Design maxfinder, start of the top module:
module maxfinder(clk, rst, start, x1, x2, x3, x4, eps, done, result);
Size in the first run: roughly 1500 cells after synthesis, about 120 flip-flops, about 34 I/O pins, roughly 0.013 sq mm of cells after synthesis.
make LEC_CHECK=0 ABC_AREA=1 CAP_MARGIN=5 CORE_MARGIN=2 CORE_UTILIZATION=72 CTS_CLUSTER_DIAMETER=258 CTS_CLUSTER_SIZE=74 MAX_ROUTING_LAYER=met4 PLACE_DENSITY=0.38 SLEW_MARGIN=20 finish   # period 4.59 ns
run.sh (not shown) runs the stock make flow with config.mk's settings and CLKGATE_MAP_FILE=.
The baseline completed, yet does not pass: setup timing.
Next try:
CAP_MARGIN = 20   (was 5)
CTS_CLUSTER_DIAMETER = 221   (was 258)
CTS_CLUSTER_SIZE = unset   (was 74)
MAX_ROUTING_LAYER = unset   (was met4)
PLACE_DENSITY = unset   (was 0.38)
clock period = 3.73 ns   (was 4.59 ns; I/O delays follow)
This time the run stopped in 5_1_grt. Synthesized cell count does not change. Area after synthesis stays the same. Die area is unchanged.
Next try:
CAP_MARGIN = 40   (was 20)
CORE_ASPECT_RATIO = 1.37   (was unset)
CTS_CLUSTER_SIZE = 92   (was unset)
PLACE_DENSITY = 0.35   (was unset)
SETUP_SLACK_MARGIN = 0.72   (was unset)
TNS_END_PERCENT = 5   (was unset)
Outcome: The changed run aborted during 5_1_grt with GRT-0232. Die size is about the same. Synthesized cell count is unchanged. Area after synthesis does not change.

========
## try-lagoon
Starting RTL as in the previous note.
Design maxfinder, start of the top module:
module maxfinder(clk, rst, start, x1, x2, x3, x4, eps, done, result);
input clk, start, rst;
input [4:0] x1, x2, x3, x4, eps;
output done;
output [4:0] result;
wire wen, wenep, sel, zer;
DataPath datapath(clk, rst, x1, x2, x3, x4, eps, wen, wenep, sel, zer, result);
controller con(clk, rst, start, zer, wen, wenep, sel, done);
endmodule
Settings: LEC_CHECK=0, ABC_AREA=1, CAP_MARGIN=20, CORE_MARGIN=2, CORE_UTILIZATION=64, CTS_CLUSTER_DIAMETER=334, PLACE_DENSITY=0.43, SLEW_MARGIN=20; clock period 4.5 ns.
Every stage of try-lagoon finished as expected; the final checks, on the other hand, flagged setup timing, which means the layout fails.
Relative to try-lagoon, the following input files were edited for try-cedar:
- clearing PLACE_DENSITY, which used to be 0.43
- swapping 64 for 68 in CORE_UTILIZATION
- clearing CTS_CLUSTER_DIAMETER, which used to be 334
- putting CTS_CLUSTER_SIZE at 74 where nothing was set
- swapping 4.5 for 5.02 in the clock period (ns, I/O delays scaled along)
## What came out
try-cedar vs try-lagoon: worst setup timing slack at the placement stage up in try-cedar. try-cedar — fraction of the cycle the final worst path needs 12 points lower, try-lagoon as reference. Taking try-lagoon as the reference, in try-cedar final area lower, routed wire length higher, critical path depth roughly the same, post-DP HPWL lower. As far as post-synthesis adder-cell area fraction goes, try-lagoon and try-cedar are indistinguishable; the numbers are identical. Relative to try-lagoon, part of the total power dissipated in the clock network increased by 0.3 points in try-cedar. Looking at required arrival time at the worst endpoint across try-cedar and try-lagoon, the one that comes out lower is try-lagoon. Layout checks on try-cedar: not met. Flow itself completed; violations: setup timing.
The following lists how try-sierra was set up differently from try-cedar:
- CTS_CLUSTER_SIZE: 74 -> unset
- CORE_UTILIZATION: 68 -> 40
- ABC_AREA: 1 -> unset
- the clock period (ns, I/O delays scaled along): 5.02 -> 9.0
### Flow results
- try-sierra finished all stages; the layout is clean.
- Run comparison: try-sierra worst setup path startpoint datapath.PU4.reg3.reg1.out; try-cedar worst setup path startpoint datapath.PU4.reg1.reg1.out
- Where half-perimeter wire length of the detailed placement result is concerned, try-cedar is outperformed by try-sierra.
- Diff try-sierra..try-cedar | flip-flop count | unchanged
- Compared with try-cedar, try-sierra shows met1 wire length that has gone down by a few percent.
- Number of well taps was lower in the run labelled try-cedar.
- try-sierra gives less logic area than try-cedar did.
- Compared with try-cedar, in try-sierra setup slack up 2.74 ns, power lower, total number of cells along the worst setup path now larger.
The inputs of try-nickel differ from those of try-sierra as listed below.
- putting CTS_CLUSTER_DIAMETER at 23 where nothing was set
- putting CELL_PAD_IN_SITES_DETAIL_PLACEMENT at 1 where nothing was set
- putting SETUP_SLACK_MARGIN at 2.31 where nothing was set
- putting GPL_ROUTABILITY_DRIVEN at 1 where nothing was set
- putting CORE_ASPECT_RATIO at 1.99 where nothing was set
- putting MAX_ROUTING_LAYER at met4 where nothing was set
- putting MIN_ROUTING_LAYER at met1 where nothing was set
- putting TNS_END_PERCENT at 20 where nothing was set
- swapping 2 for 4 in CORE_MARGIN
--- outcome ---
In summary, try-nickel completed successfully, with a layout that passed the timing, DRC and antenna checks. try-nickel vs try-sierra on required time at the worst-slack endpoint: try-nickel is the higher one. Against try-sierra as the reference, try-nickel delivers a higher core outline area. Global router's overall resource usage: try-nickel vs try-sierra up 4.2 points. Area overhead of the layout relative to synthesis is lower on try-sierra. In terms of fraction of area in registers, try-sierra and try-nickel differ only marginally.

========
Setup of run 1:
maxfinder again, from the RTL that the note above started with.
==> flow/design.v (excerpt) <==
module maxfinder(clk, rst, start, x1, x2, x3, x4, eps, done, result);
Settings: LEC_CHECK=0, CAP_MARGIN=20, CELL_PAD_IN_SITES_DETAIL_PLACEMENT=1, CORE_ASPECT_RATIO=1.99, CORE_MARGIN=4, CORE_UTILIZATION=40, CTS_CLUSTER_DIAMETER=49, GPL_ROUTABILITY_DRIVEN=1, MAX_ROUTING_LAYER=met5, MIN_ROUTING_LAYER=met2, SETUP_SLACK_MARGIN=2.31, SLEW_MARGIN=20, TNS_END_PERCENT=20; clock period 9.0 ns.
Modified inputs, run 2 compared to run 1
Settings: a deleted TNS_END_PERCENT that had been 20; a change of CAP_MARGIN from 20 to 10; a change of CORE_MARGIN from 4 to 2; a deleted SETUP_SLACK_MARGIN that had been 2.31; a deleted CORE_ASPECT_RATIO that had been 1.99; a deleted CELL_PAD_IN_SITES_DETAIL_PLACEMENT that had been 1; a deleted CTS_CLUSTER_DIAMETER that had been 49; an added GPL_TIMING_DRIVEN of 0; a deleted MAX_ROUTING_LAYER that had been met5; a deleted MIN_ROUTING_LAYER that had been met2; an added CTS_CLUSTER_SIZE of 11; a deleted GPL_ROUTABILITY_DRIVEN that had been 1.
Results
Run 2 — largest net degree at the start of global routing 51 lower, run 1 as reference. Min count of input and output buffers across run 2 and run 1: run 2. On fill cell instance count of the final layout, the higher figure sits with run 1, not run 2. Diff run 1 -> run 2: sequential share of layout area barely changed; number of ordinary and repair buffers in the finished layout climbed about 55%; post-layout net count climbed 1.6%; portion of the clock cycle consumed by the worst path in the final layout climbed 3.2 points; met2 layer usage reported by global route dropped 11 points. [compare] base=run 1 new=run 2: final global-route overflow total closely matched the old numbers; number of enable flip-flop cells about even.
## Diff of input files: run 3 against run 2
Settings: CTS_CLUSTER_DIAMETER now 400, previously not set; CTS_CLUSTER_SIZE now 98, was 11; CAP_MARGIN now 20, was 10; CORE_UTILIZATION now 63, was 40; GPL_TIMING_DRIVEN no longer set, was 0.
Of run 3 and run 2, it is run 3 that has the lower synthesis-to-layout area growth. From run 2 to run 3 the numbers moved as follows: final critical-path share of the clock period fell 3.0 points; achievable frequency rose by about 4%; switching part of the total now smaller. Run 3 | stages: all done | timing, DRC, antenna: all pass. Density: run 3 denser than run 2. Run 3 vs run 2, instance count: run 3 lower. Measured against each other, run 2 and run 3 differ in setup slack, the higher figure coming from run 3. Higher average detailed-routed wire length per instance goes to run 2 over run 3. The combinational logic power of run 3 is lower than that of run 2.
> inputs changed (run 3 -> run 4)
Settings: an added CORE_ASPECT_RATIO of 1.94; a change of SLEW_MARGIN from 20 to 0; an added TNS_END_PERCENT of 20; an added GPL_ROUTABILITY_DRIVEN of 0; a change of CORE_UTILIZATION from 63 to 40; an added ABC_AREA of 0; an added SETUP_SLACK_MARGIN of -0.17.
Results
- Looking only at met1 capacity usage during global routing, and setting everything else aside, the lower value of run 4 and run 3 goes to run 4.
- Compared to run 3, run 4 has post-route clock period utilization 0.56 points higher.
- Relative to run 3, the fraction of area in registers of run 4 is lower by 0.19 points.
- Overall routing resource usage is higher on run 3
- From run 3 to run 4 the numbers moved as follows: number of cells after detailed placement rose 152, proportion of cell area spent on the clock network down 0.46 points, slack of the critical path went down, wire length grew by 16%, maximum frequency -1.2 MHz.
- Looking at cell count, run 4 sits 153 higher than run 3 does.
- Looking at routed via count, run 4 sits above run 3.
Input-level comparison between run 5 and run 4:
Settings: CORE_ASPECT_RATIO: 1.94 -> unset; CAP_MARGIN: 20 -> 10; CTS_CLUSTER_SIZE: 98 -> 11; CORE_MARGIN: 2 -> 9; ABC_AREA: 0 -> unset; SETUP_SLACK_MARGIN: -0.17 -> unset; SLEW_MARGIN: 0 -> 10; CTS_CLUSTER_DIAMETER: 400 -> unset; GPL_ROUTABILITY_DRIVEN: 0 -> unset; TNS_END_PERCENT: 20 -> unset; MIN_ROUTING_LAYER: unset -> met2; GPL_TIMING_DRIVEN: unset -> 0.
### Flow results
- In summary, run 5 completed successfully, with a layout that passed the timing, DRC and antenna checks.
- Largest net degree at the start of global routing for run 5 is lower than for run 4.
- The higher die boundary width came out of run 5.
- Comparing the two runs side by side, run 5 comes out behind run 4 on wire length.
- Re core utilization of the finished layout: run 5 is 0.60 points up on run 4.
- The most used routing layer in global routing comes out met3 in one run and met2 in the other, namely in run 5 and run 4 respectively.
- Changes observed in run 5 relative to run 4: fraction of area in registers comparable; met1 wire length went down; count of filler cells inserted in the layout went up about 1.8%.
- Looking at delay of the slowest critical-path stage, run 5 sits above run 4.
- On run 5: via-per-instance ratio is about 36% higher than what run 4 gave.
- Clock group share of total power on run 5 is up relative to run 4.
Here is what was changed in the inputs of run 6 compared with run 5.
Settings: a change of CORE_MARGIN from 9 to 4; a deleted CTS_CLUSTER_SIZE that had been 11; a change of MIN_ROUTING_LAYER from met2 to met1; an added SETUP_SLACK_MARGIN of 2.31; a change of SLEW_MARGIN from 10 to 20; a deleted GPL_TIMING_DRIVEN that had been 0; a change of CAP_MARGIN from 10 to 20; an added CORE_ASPECT_RATIO of 1.99; an added GPL_ROUTABILITY_DRIVEN of 1; an added MAX_ROUTING_LAYER of met4.
==> comparison <==
Comparing run 5 against run 6, there is no change at all in post-cts gate resize count. Total placed cells including tap cells went down slightly going from run 5 to run 6. Looking at number of port buffers, run 6 sits above run 5. Diff run 5 and run 6: proportion of power drawn by combinational gates lower in run 6. Summary of run 6 over run 5: total power consumption of the routed design shows an increase of about 1.6%; smallest setup slack after layout shows an increase of 0.58 ns; final cell count shows a reduction of 11; post-layout utilization of the core shows a reduction of 0.30 points. In the metrics for run 5 and run 6, the one carrying the higher number of buffer and inverter stages on the critical path is run 5. Data required time at the worst endpoint delta for run 6 relative to run 5: 0.04 ns higher.
Power figures rest on the tool's default switching activity, not on a simulated workload.
